==> inputs of sierra <==
==> flow/design.v <==
module alu_top(clk, a, b, op, out, carry_out, over_flow, zero);
input clk;
input [31:0] a, b;
input [2:0] op;
output reg [31:0] out;
output reg carry_out, over_flow, zero;
reg [31:0] a_r, b_r;
reg [2:0] op_r;
wire [31:0] alu_out;
wire alu_carry_out, alu_over_flow, alu_zero;
ALU alu_core(a_r, b_r, op_r, alu_out, alu_carry_out, alu_over_flow, alu_zero);
always @(posedge clk) begin
	a_r <= a;
	b_r <= b;
	op_r <= op;
	out <= alu_out;
	carry_out <= alu_carry_out;
	over_flow <= alu_over_flow;
	zero <= alu_zero;
end
endmodule

module xorgate(a, b, out);
output[31:0] out;
input wire[31:0] a, b;
generate  
genvar index;
for (index = 0; index<32; index = index + 1)
	begin: xorgen
		xor xor1(out[index], a[index], b[index]);
	end
endgenerate
endmodule
module andgate(a, b, out);
output[31:0] out;
input[31:0] a, b;
generate  
genvar index;
for (index = 0; index<32; index = index + 1)
	begin: andgen
		and and1(out[index], a[index], b[index]);  
	end
endgenerate
endmodule
module orgate(a, b, out);
output[31:0] out;
input[31:0] a, b;
generate  
genvar index;
for (index = 0; index<32; index = index + 1)
	begin: orgen
		or or1(out[index], a[index], b[index]);
	end
endgenerate
endmodule
module adder(sum, carryout, a, b, carryin);
output sum, carryout;
input a, b, carryin;
xor sumbit(sum, a, b, carryin);
and bc(b_c, b, carryin);
and ac(a_c, a, carryin);
and ab(a_b, a, b);
or cout(carryout, b_c, a_c, a_b);
endmodule
module adder32Bit(addo, carryout, over_flow, A, B, carry_in);
output[31:0] addo;  
output carryout;  
output over_flow;  
input[31:0] A;  
input[31:0] B;  
input carry_in;
wire[31:0] carry_oarray;
adder adder_init (addo[0], carry_oarray[0], A[0], B[0], carry_in);
adder adder1 (addo[1], carry_oarray[1], A[1], B[1], carry_oarray[0]);
generate  
genvar index;
for (index = 2; index<32; index = index + 1)
	begin: add32b
	adder addergen (addo[index], carry_oarray[index], A[index], B[index], carry_oarray[index-1]);
	end
endgenerate
assign carryout = carry_oarray[31];
wire abxor, abcoutxor;
xor xor1(abxor, A[31], B[31]);
xor xor2(abcoutxor, carryout, abxor);
xor xor3(over_flow, addo[31], abcoutxor);
endmodule 
module slt(sum, overflow, slto);
input[31:0] sum;
input overflow;
output slto;
xor slt_xor(slto, sum[31], overflow);
endmodule
module structuralMultiplexer(out, mux_command, ando, oro, xoro, addo, slto);
output[31:0] out;
input[2:0] mux_command;  
input[31:0] ando;  
input[31:0] oro;  
input[31:0] xoro;  
input[31:0] addo;  
input slto;  
wire[2:0] inv_command;
wire[31:0] enableand, enableor, enablexor, enableadd;  
wire enableslt;  
not notCommand0(inv_command[0], mux_command[0]);  
not notCommand1(inv_command[1], mux_command[1]);
not notCommand2(inv_command[2], mux_command[2]);
and slt_and(enableslt, slto, inv_command[2], mux_command[1], inv_command[0]);
generate
genvar index;
for (index = 0; index<32; index = index + 1)
	begin: muxgen 
		and ando_and(enableand[index], ando[index], inv_command[2], mux_command[1], mux_command[0]);  
		and oro_and(enableor[index], oro[index], mux_command[2], inv_command[1], inv_command[0]);  
		and xoro_and(enablexor[index], xoro[index], inv_command[2], inv_command[1], mux_command[0]);  
		and addo_and(enableadd[index], addo[index], inv_command[2], inv_command[1], inv_command[0]);  
		or or1(out[index], enableand[index],  enableor[index], enablexor[index], enableadd[index], enableslt);  
	end
endgenerate
endmodule
module LUT(mux_command, a_inv, b_inv, carry_in, allow_overflow, addr);
output reg[2:0] mux_command;
output reg a_inv;
output reg b_inv;
output reg carry_in;
output reg allow_overflow;
input[2:0] addr;
always @ (addr) begin
	case(addr)
	3'd0: begin mux_command = 3'b000; a_inv = 0; b_inv = 0; carry_in = 0; allow_overflow = 1; end  
	3'd1: begin mux_command = 3'b000; a_inv = 0; b_inv = 1; carry_in = 1; allow_overflow = 1; end  
	3'd2: begin mux_command = 3'b001; a_inv = 0; b_inv = 0; carry_in = 0; allow_overflow = 1; end  
	3'd3: begin mux_command = 3'b010; a_inv = 0; b_inv = 1; carry_in = 1; allow_overflow = 0; end  
	3'd4: begin mux_command = 3'b011; a_inv = 0; b_inv = 0; carry_in = 0; allow_overflow = 1; end  
	3'd6: begin mux_command = 3'b011; a_inv = 1; b_inv = 1; carry_in = 0; allow_overflow = 1; end  
	3'd7: begin mux_command = 3'b100; a_inv = 0; b_inv = 0; carry_in = 0; allow_overflow = 1; end  
	3'd5: begin mux_command = 3'b100; a_inv = 1; b_inv = 1; carry_in = 0; allow_overflow = 1; end  
default: $display("Please check inputs");
endcase
end
endmodule
module ALU(a, b, addr, out, carry_out, over_flow, zero);
input[31:0] a, b;
input[2:0] addr;  
output[31:0] out;
output carry_out, over_flow, zero;
wire carry_in, b_inv;  
wire a_inv, allow_overflow;  
wire[2:0] mux_command;
wire[31:0] A, B;  
wire[31:0] addo, xoro, ando, oro;
wire slto;
LUT lookuptable(mux_command, a_inv, b_inv, carry_in, allow_overflow, addr);
generate
genvar index;
for (index = 0; index<32; index = index + 1)
	begin: abinv_gen
		xor a_invgen(A[index], a[index], a_inv);  
		xor b_invgen(B[index], b[index], b_inv);  
	end
endgenerate
andgate and_gate(A, B, ando);  
orgate or_gate(A, B, oro);  
xorgate xor_gate(A, B, xoro);  
adder32Bit add_gate(addo, carry_out, over_flow, A, B, carry_in);  
slt slt_gate(addo, over_flow, slto);
and allowoverflow_and(overflow, over_flow, allow_overflow);
structuralMultiplexer mux_structure(out, mux_command, ando, oro, xoro, addo, slto);
wire[31:0] equal;
generate  
genvar index1;
for (index1 = 0; index1 <32; index1 = index1+1)begin
                nor nor1(equal[index1], out[index1], 0);
end
endgenerate
and and1(zero, equal[0], equal[1], equal[2], equal[3],equal[4],equal[5],equal[6],equal[7],equal[8],equal[9],equal[10],equal[11],equal[12],equal[13],equal[14],equal[15],equal[16],equal[17],equal[18],equal[19],equal[20],equal[21],equal[22],equal[23],equal[24],equal[25],equal[26],equal[27],equal[28],equal[29],equal[30],equal[31]);
endmodule
==> flow/run.sh <==
#!/bin/bash
# the make line also repeats each setting of config.mk as NAME=value (left out here)
make -C /OpenROAD-flow-scripts/flow DESIGN_CONFIG=/design/flow/config.mk WORK_HOME=/design/flow/orfs CLKGATE_MAP_FILE= finish
==> flow/config.mk <==
export PLATFORM = sky130hd
export DESIGN_NAME = alu_top
export DESIGN_NICKNAME = alu_top
export VERILOG_FILES = /design/flow/design.v
export SDC_FILE = /design/flow/constraint.sdc
export NUM_CORES = 4
export LEC_CHECK = 0
export ABC_AREA = 1
export CAP_MARGIN = 20
export CORE_MARGIN = 2
export CORE_UTILIZATION = 66
export CTS_CLUSTER_SIZE = 99
export PLACE_DENSITY = 0.35
export SETUP_SLACK_MARGIN = 1.94
export SLEW_MARGIN = 20
export TNS_END_PERCENT = 10
==> flow/constraint.sdc <==
create_clock -name core_clock -period 7.88 [get_ports {clk}]
set_input_delay 1.5760 -clock core_clock [delete_from_list [all_inputs] [get_ports {clk}]]
set_output_delay 1.5760 -clock core_clock [all_outputs]
set_load 0.01 [all_outputs]
==> inputs of indigo, as changes to sierra <==
ABC_AREA = unset   (was 1)
CORE_UTILIZATION = 72   (was 66)
CTS_CLUSTER_DIAMETER = 256   (was unset)
PLACE_DENSITY = 0.39   (was 0.35)
SETUP_SLACK_MARGIN = 1.72   (was 1.94)
TNS_END_PERCENT = unset   (was 10)
==> flow/constraint.sdc (replaced) <==
create_clock -name core_clock -period 7.18 [get_ports {clk}]
set_input_delay 1.4360 -clock core_clock [delete_from_list [all_inputs] [get_ports {clk}]]
set_output_delay 1.4360 -clock core_clock [all_outputs]
set_load 0.01 [all_outputs]
==> inputs of tundra, as changes to sierra <==
ABC_AREA = unset   (was 1)
CORE_UTILIZATION = 40   (was 66)
CTS_CLUSTER_SIZE = unset   (was 99)
PLACE_DENSITY = unset   (was 0.35)
SETUP_SLACK_MARGIN = unset   (was 1.94)
TNS_END_PERCENT = unset   (was 10)
==> flow/constraint.sdc (replaced) <==
create_clock -name core_clock -period 14.5 [get_ports {clk}]
set_input_delay 2.9000 -clock core_clock [delete_from_list [all_inputs] [get_ports {clk}]]
set_output_delay 2.9000 -clock core_clock [all_outputs]
set_load 0.01 [all_outputs]
==> inputs of ember, as changes to sierra <==
CORE_UTILIZATION = 58   (was 66)
CTS_CLUSTER_DIAMETER = 218   (was unset)
CTS_CLUSTER_SIZE = unset   (was 99)
PLACE_DENSITY = unset   (was 0.35)
SETUP_SLACK_MARGIN = -0.72   (was 1.94)
TNS_END_PERCENT = unset   (was 10)
==> flow_summary.ini <==
; generated from flow reports
[outcome]
status = aborted with a tool error
stop_stage = 4_1_cts
stop_error = [ERROR DPL-0038] Utilization greater than 100%, impossible to legalize

[synthesis]
synth-seq-area-share_pct = 34.08
ys_chip_area_um2 = 6168
synth-xor-area-share_pct = 9.229
synth_top_area_share_pct = 34.08
ys_sh_mux_pct = 3.611
synth_cells = 641
yosys.area_share.aoi_pct = 11.50

[floorplan]
fp_util_pct = 74.70
die_x_um = 96.56
chip_area_um2 = 9324

[placement]
dp.cells = 890
dp_slack_ns = -6.217
[end of results for indigo]
==> flow_summary.ini <==
; physical design summary
[synthesis]
yosys.area_share.aoi_pct = 4.704
ys_sh_mux_pct = 0
synth_cells = 690
ys_chip_area_um2 = 5958
synth_top_area_share_pct = 35.28
synth-seq-area-share_pct = 35.28

[floorplan]
fp_util_pct = 68.32
chip_area_um2 = 9804

[timing]
worst_slack_ns = -4.955
setup_viol = 35

[outcome]
so_faults = setup timing
status = complete, but fails checks

[placement]
dp_slack_ns = -4.873
dp.cells = 927
[end of results for sierra]
==> flow_summary.ini <==
; physical design summary
[floorplan]
fp_util_pct = 40.73
chip_area_um2 = 16430

[synthesis]
synth_top_area_share_pct = 34.08
synth-seq-area-share_pct = 34.08
synth_cells = 641
synth-xor-area-share_pct = 9.229
yosys.area_share.aoi_pct = 11.50
netlist-cell-type-count = 60

[global_route]
grt.overflow.total = 0

[outcome]
status = finished clean

[cts]
clk_latency_ns = 0.35

[placement]
dp.cells = 922
dp_slack_ns = -0.4590

[pwr]
power.density_nw_per_um2 = 130.9
[end of results for tundra]
==> flow_summary.ini <==
; physical design summary
[timing]
setup_viol = 35
worst_slack_ns = -4.915

[synthesis]
synth_top_area_share_pct = 35.28
netlist-cell-type-count = 28
synth-xor-area-share_pct = 9.555
ys_chip_area_um2 = 5958
ys_sh_mux_pct = 0
synth-seq-area-share_pct = 35.28

[floorplan]
chip_area_um2 = 11100
fp_util_pct = 60.40
die_x_um = 105.4

[outcome]
so_faults = setup timing
status = complete, but fails checks

[placement]
dp.cells = 951
dp_slack_ns = -4.889
[end of results for ember]
